v47:
// testSlave
module testSlave(input clk, input reset,
    input  S_AXI_RREADY,
    output S_AXI_RVALID,
    output[5:0] S_AXI_RID,
    output[31:0] S_AXI_RDATA,
    output[1:0] S_AXI_RRESP,
    output S_AXI_RLAST,
    output S_AXI_ARREADY,
    input  S_AXI_ARVALID,
    input [5:0] S_AXI_ARID,
    input [5:0] S_AXI_ARADDR,
    input [7:0] S_AXI_ARLEN,
    input [2:0] S_AXI_ARSIZE,
    input [1:0] S_AXI_ARBURST,
    output S_AXI_WREADY,
    input  S_AXI_WVALID,
    input [31:0] S_AXI_WDATA,
    input [3:0] S_AXI_WSTRB,
    input  S_AXI_WLAST,
    output S_AXI_AWREADY,
    input  S_AXI_AWVALID,
    input [5:0] S_AXI_AWID,
    input [5:0] S_AXI_AWADDR,
    input [7:0] S_AXI_AWLEN,
    input [2:0] S_AXI_AWSIZE,
    input [1:0] S_AXI_AWBURST,
    input  S_AXI_BREADY,
    output S_AXI_BVALID,
    output[5:0] S_AXI_BID,
    output[1:0] S_AXI_BRESP
);
Size: roughly 2500 cells after synthesis, about 150 I/O pins.
make LEC_CHECK=0 ABC_AREA=1 CAP_MARGIN=0 CORE_MARGIN=2 CORE_UTILIZATION=72 CTS_CLUSTER_DIAMETER=275 CTS_CLUSTER_SIZE=10 HOLD_SLACK_MARGIN=0.24 PLACE_DENSITY_LB_ADDON=0.09 SLEW_MARGIN=20 finish   # period 1.85 ns
run.sh (not shown) runs the stock make flow with config.mk's settings and CLKGATE_MAP_FILE=.
v47 never completed; the flow aborted with a tool error in clock tree synthesis (4_1_cts).
What v13 does differently from v47 at the input level:
--- a/flow/config.mk
+++ b/flow/config.mk
@@ -8,2 +8 @@
-export ABC_AREA = 1
-export CAP_MARGIN = 0
+export CAP_MARGIN = 20
@@ -11,5 +10,2 @@
-export CORE_UTILIZATION = 72
-export CTS_CLUSTER_DIAMETER = 275
-export CTS_CLUSTER_SIZE = 10
-export HOLD_SLACK_MARGIN = 0.24
-export PLACE_DENSITY_LB_ADDON = 0.09
+export CORE_UTILIZATION = 65
+export PLACE_DENSITY = 0.6
==> flow/constraint.sdc <==
create_clock -name core_clock -period 1.67 [get_ports {clk}]
set_input_delay 0.3340 -clock core_clock [delete_from_list [all_inputs] [get_ports {clk}]]
set_output_delay 0.3340 -clock core_clock [all_outputs]
set_load 0.01 [all_outputs]
==> results <==
Diff v47 -> v13: placement-stage worst setup slack shrank by 190 ps; area after synthesis grew by about 0.55%; overall chip area grew by 11%; area fraction in full adders, half adders and majority gates held steady.
From the logs: v13 reached the end of the flow and failed the layout checks with setup timing.
The inputs of v59 differ from those of v13 as listed below.
--- a/flow/config.mk
+++ b/flow/config.mk
@@ -10 +10,2 @@
-export CORE_UTILIZATION = 65
+export CORE_UTILIZATION = 72
+export CTS_CLUSTER_DIAMETER = 394
==> flow/constraint.sdc <==
create_clock -name core_clock -period 2.05 [get_ports {clk}]
set_input_delay 0.4100 -clock core_clock [delete_from_list [all_inputs] [get_ports {clk}]]
set_output_delay 0.4100 -clock core_clock [all_outputs]
set_load 0.01 [all_outputs]
Findings:
[v59] flow finished | final checks: failed | reasons: setup timing. When the final numbers for v13 and v59 were put side by side, the chip width turned out to be greater in v13. Global-route wire length before repair sits higher in v59 than in v13. Going from v13 to v59, combinational cell area excluding buffers and inverters moved up, worst setup slack after layout fell 120 ps, maximum frequency moved down. Looking at pre-CTS setup slack, v59 sits 340 ps higher than v13 does. When v59 is set beside v13, its final critical delay including setup and external delays turns out to be 500 ps larger. Changes observed in v59 relative to v13: transition at the pin with the smallest max-transition slack now sits higher, power of the clock network -about 10%, half-perimeter wire length of the detailed placement result now sits lower.
For v25, these inputs were changed with respect to v59:
--- a/flow/config.mk
+++ b/flow/config.mk
@@ -7,0 +8 @@
+export ABC_AREA = 1
@@ -11,2 +12,2 @@
-export CTS_CLUSTER_DIAMETER = 394
-export PLACE_DENSITY = 0.6
+export CTS_CLUSTER_DIAMETER = 275
+export PLACE_DENSITY_LB_ADDON = 0.09
==> flow/constraint.sdc <==
create_clock -name core_clock -period 1.85 [get_ports {clk}]
set_input_delay 0.3700 -clock core_clock [delete_from_list [all_inputs] [get_ports {clk}]]
set_output_delay 0.3700 -clock core_clock [all_outputs]
set_load 0.01 [all_outputs]
### Flow results
- Looking at v59 and v25, the die boundary width is a wash.
- Looking at floorplan utilization, v25 sits 1.0 points above v59.
- From v59 to v25 the numbers moved as follows: chip height closely matched the old numbers, half-perimeter wire length of the detailed placement result went up.
- v25 never completed; the flow aborted with a tool error in global routing (5_1_grt).
- Lower routability congestion estimate among v59 and v25: v59
- The xor and xnor fraction of the mapped netlist area was comparable across v59 and v25.
- On v25: core area is 690 um2 lower than what v59 gave.
- Synthesized cell count (v25 over v59): increase, 24%
- Diff v59 -> v25 | mean cell area of the mapped netlist | decrease of 2.6 um2
- Delta (v25 minus v59): summed standard-cell area reported by yosys now smaller; area of placed instances comparable.

========
Starting RTL as in the previous note.
Settings: LEC_CHECK=0, CAP_MARGIN=15, CELL_PAD_IN_SITES_DETAIL_PLACEMENT=0, CORE_ASPECT_RATIO=1.31, CORE_MARGIN=2, CORE_UTILIZATION=68, CTS_CLUSTER_DIAMETER=64, CTS_CLUSTER_SIZE=18, MAX_ROUTING_LAYER=met4, PLACE_DENSITY_LB_ADDON=0.01, SETUP_SLACK_MARGIN=0.55, SLEW_MARGIN=35, TNS_END_PERCENT=40; clock period 1.9 ns.
The starting point finished but fails on negative setup slack.
Change:
Settings changed: CAP_MARGIN 15 to 20, CELL_PAD_IN_SITES_DETAIL_PLACEMENT 0 to not set, CORE_ASPECT_RATIO 1.31 to not set, CORE_UTILIZATION 68 to 40, CTS_CLUSTER_DIAMETER 64 to not set, CTS_CLUSTER_SIZE 18 to not set, MAX_ROUTING_LAYER met4 to not set, PLACE_DENSITY set to 0.6, PLACE_DENSITY_LB_ADDON 0.01 to not set, SETUP_SLACK_MARGIN 0.55 to not set, SLEW_MARGIN 35 to 20, TNS_END_PERCENT 40 to not set.
Clock period 1.9 ns to 3.01 ns, I/O delays scaled along.
With this change the flow passed the timing, DRC and antenna checks.
Cell area shrinks by about 9%.
Die size grows by 68%.
Setup slack improved by 970 ps.
Power shrinks by 37%.
Hold slack improved by 300 ps.
Register-to-register slack improved by 970 ps.
First-iteration DRC count shrinks by 45%.
Cell count grows by 4.2%.
Change:
Settings changed: CORE_UTILIZATION 40 to 50, PLACE_DENSITY 0.6 to not set, SETUP_SLACK_MARGIN set to -0.2.
Clock period 3.01 ns to 1.98 ns, I/O delays scaled along.
What happened:
- The changed run finished but failed the layout checks on negative setup slack
- register-to-register slack got worse by 760 ps
- wire length increases by 11%
- core utilization grows by 17 points
- synthesized area is unchanged
- final area goes up by 9.7%
- final cell count goes up by 1.1%
- power increases by 65%
- worst setup slack degrades by 760 ps
Change:
Settings changed: CORE_UTILIZATION 50 to 72, CTS_CLUSTER_SIZE set to 41, PLACE_DENSITY set to 0.65, SETUP_SLACK_MARGIN -0.2 to not set.
Clock period 1.98 ns to 1.67 ns, I/O delays scaled along.
- The new run finished but fails on negative setup slack
- setup slack degrades by 860 ps
- global-route usage came out higher by 19 points
- synthesized area is unchanged
- worst hold slack is worse by 96 ps
- utilization goes up by 32 points
- design area grows by 4.0%
- cell count fell by 3.1%
- clock-buffer cell count fell by 1
- non-clock buffer count rose by 126
Change:
Settings changed: CAP_MARGIN 20 to 40, CORE_UTILIZATION 72 to 69, CTS_CLUSTER_SIZE 41 to 37, PLACE_DENSITY 0.65 to not set, SETUP_SLACK_MARGIN set to 0.4.
Result:
- The new run produced a layout that fails on negative setup slack
- fmax grows by 19%
- design area drops by 5.3%
- wire length shrinks by 30%
- via count drops by 18%
- critical path depth is lower by 1
- cell count decreases by 2.8%
- sequential power barely changes
- worst setup slack improved by 470 ps
- power decreases by 7.1%
- clock skew goes down by 33 ps
Power figures rest on the tool's default switching activity, not on a simulated workload.
